// LearningMachine
module LearningMachine(input clk,rst, start, input [6:0] x1Data,x2Data, input [1:0] tData, output[1:0] signYin, output[13:0] w1,w2,b,Yin,output ReadEn, Ready);
  wire [1:0]Select1, Sel1, Sel2;
  wire  flag, InitYin, InitW1, InitW2, InitB, InitFlag, InitAlpha, LdX1, LdX2, LdT, Select2, LdYin, LdFlag, LdAlphaT, LdW1, LdW2, LdB;
  Controller controller(clk, rst, start, compare, flag, InitYin, InitW1, InitW2, InitB, InitFlag, InitAlpha, LdX1, LdX2, LdT, Select2, LdYin, LdFlag, LdAlphaT, LdW1, LdW2, LdB, ReadEn, Ready, Select1, Sel1, Sel2);
  DataPath datapath(clk,rst, x1Data,x2Data, tData, InitYin, InitW1, InitW2, InitB, InitFlag, InitAlpha, LdX1, LdX2, LdT, Select2, LdYin, LdFlag, LdAlphaT, LdW1, LdW2, LdB, Select1, Sel1, Sel2, compare, flag, signYin, w1,w2,b,Yin);
endmodule
Settings: LEC_CHECK=0, CAP_MARGIN=10, CORE_ASPECT_RATIO=0.5, CORE_MARGIN=6, CORE_UTILIZATION=55, CTS_CLUSTER_DIAMETER=201, CTS_CLUSTER_SIZE=94, GPL_TIMING_DRIVEN=1, MAX_ROUTING_LAYER=met4, MIN_ROUTING_LAYER=met1, PLACE_DENSITY=0.35, SLEW_MARGIN=20, TNS_END_PERCENT=10; clock period 9.61 ns.
run.sh (not shown) runs the stock make flow with config.mk's settings and CLKGATE_MAP_FILE=.
Edit:
CORE_ASPECT_RATIO = unset   (was 0.5)
CORE_MARGIN = 2   (was 6)
CORE_UTILIZATION = 68   (was 55)
CTS_CLUSTER_DIAMETER = 26   (was 201)
CTS_CLUSTER_SIZE = 34   (was 94)
PLACE_DENSITY = unset   (was 0.35)
TNS_END_PERCENT = unset   (was 10)
clock period = 7.81 ns   (was 9.61 ns; I/O delays follow)
The new run finished but failed the layout checks on negative setup slack. Fmax grows by about 11%. Die area shrinks by about 30%. Hold slack barely changes. Routed wire length grows by 18%. Core utilization grows by 24 points.
Edit:
CORE_UTILIZATION = 69   (was 68)
CTS_CLUSTER_SIZE = unset   (was 34)
After rerunning: The changed run finished but failed the layout checks on negative setup slack; area after synthesis stays the same; worst setup slack improved by 190 ps; final area is higher by about 0.7%; maximum frequency grows by 2.4%; synthesized cell count does not change; core utilization rose by 1.4 points; cell count rose by about 1.1%; wire length increases by about 1.7%; register-to-register slack gains 190 ps; flip-flop count is unchanged; first-iteration DRC count increases by 18%.
Edit:
CORE_UTILIZATION = 71   (was 69)
CTS_CLUSTER_SIZE = 71   (was unset)
PLACE_DENSITY = 0.77   (was unset)
SETUP_SLACK_MARGIN = 1.19   (was unset)
SLEW_MARGIN = 40   (was 20)
clock period = 6.54 ns   (was 7.81 ns; I/O delays follow)
This time the run stopped in 4_1_cts on DPL-0038.
Die area is lower by 2.7%.
Synthesized cell count is unchanged.
Synthesized area does not change.
Edit:
CORE_UTILIZATION = 58   (was 71)
SETUP_SLACK_MARGIN = unset   (was 1.19)
SLEW_MARGIN = 20   (was 40)
What happened: This time the run completed and failed the layout checks on negative setup slack. Die size went up by 22%. Area after synthesis is unchanged. Synthesized cell count does not change.

* * *

LearningMachine again, from the RTL that the note above started with.
==> flow/config.mk <==
export PLATFORM = sky130hd
export DESIGN_NAME = LearningMachine
export DESIGN_NICKNAME = LearningMachine
export VERILOG_FILES = /design/flow/design.v
export SDC_FILE = /design/flow/constraint.sdc
export NUM_CORES = 4
export LEC_CHECK = 0
export ABC_AREA = 1
export CAP_MARGIN = 20
export CORE_MARGIN = 2
export CORE_UTILIZATION = 70
export CTS_CLUSTER_DIAMETER = 52
export CTS_CLUSTER_SIZE = 30
export PLACE_DENSITY = 0.65
export SETUP_SLACK_MARGIN = 2.23
export SLEW_MARGIN = 20
==> flow/constraint.sdc <==
create_clock -name core_clock -period 8.42 [get_ports {clk}]
set_input_delay 1.6840 -clock core_clock [delete_from_list [all_inputs] [get_ports {clk}]]
set_output_delay 1.6840 -clock core_clock [all_outputs]
set_load 0.01 [all_outputs]
The first run stopped in global routing (5_1_grt).
Next try:
CTS_CLUSTER_DIAMETER = 215   (was 52)
CTS_CLUSTER_SIZE = 32   (was 30)
PLACE_DENSITY = not set   (was 0.65)
PLACE_DENSITY_LB_ADDON = 0.14   (was not set)
SETUP_SLACK_MARGIN = not set   (was 2.23)
clock period = 7.66 ns   (was 8.42 ns; I/O delays follow)
The changed run finished but failed the layout checks on setup timing.
Synthesized area does not change.
Die area does not change.
Synthesized cell count stays the same.
Next try:
ABC_AREA = not set   (was 1)
CORE_UTILIZATION = 72   (was 70)
CTS_CLUSTER_DIAMETER = not set   (was 215)
CTS_CLUSTER_SIZE = 37   (was 32)
PLACE_DENSITY_LB_ADDON = not set   (was 0.14)
clock period = 7.94 ns   (was 7.66 ns; I/O delays follow)
The changed run ran to the end with violations: setup timing.
Die area falls by 4.9%.
Clock skew rises by 0.016 ns.
Setup slack loses 0.0031 ns.
Synthesized cell count falls by 18%.

* * *

LearningMachine again, from the RTL that the note above started with.
export LEC_CHECK = 0
export ABC_AREA = 0
export CAP_MARGIN = 20
export CORE_MARGIN = 2
export CORE_UTILIZATION = 72
export CTS_CLUSTER_DIAMETER = 215
export CTS_CLUSTER_SIZE = 32
export PLACE_DENSITY_LB_ADDON = 0.14
export SETUP_SLACK_MARGIN = -0.72
export SLEW_MARGIN = 20
create_clock -name core_clock -period 7.66 [get_ports {clk}]
The first run completed, yet does not pass: negative setup slack.
Edit:
- ABC_AREA: 0 -> default
- CORE_UTILIZATION: 72 -> 70
- CTS_CLUSTER_DIAMETER: 215 -> default
- PLACE_DENSITY_LB_ADDON: 0.14 -> default
- SETUP_SLACK_MARGIN: -0.72 -> default
What happened: The changed run reached the layout checks and failed them: negative setup slack. Cell count increases slightly. First-iteration DRC count decreases by about a fifth. Synthesized area does not change.
Edit:
- CORE_UTILIZATION: 70 -> 40
- CTS_CLUSTER_SIZE: 32 -> default
- GPL_ROUTABILITY_DRIVEN: default -> 0
- MIN_ROUTING_LAYER: default -> met2
- clock period: 7.66 -> 12.0 ns (I/O delays scaled with it)
Now the flow reached the layout checks and failed them: design-rule violations. Sequential share of layout area went up by 2.6 points. Cell area drops by roughly a tenth. Register-to-register slack gets better by 3500 ps. Final cell count shrinks slightly. Synthesized cell count is unchanged.
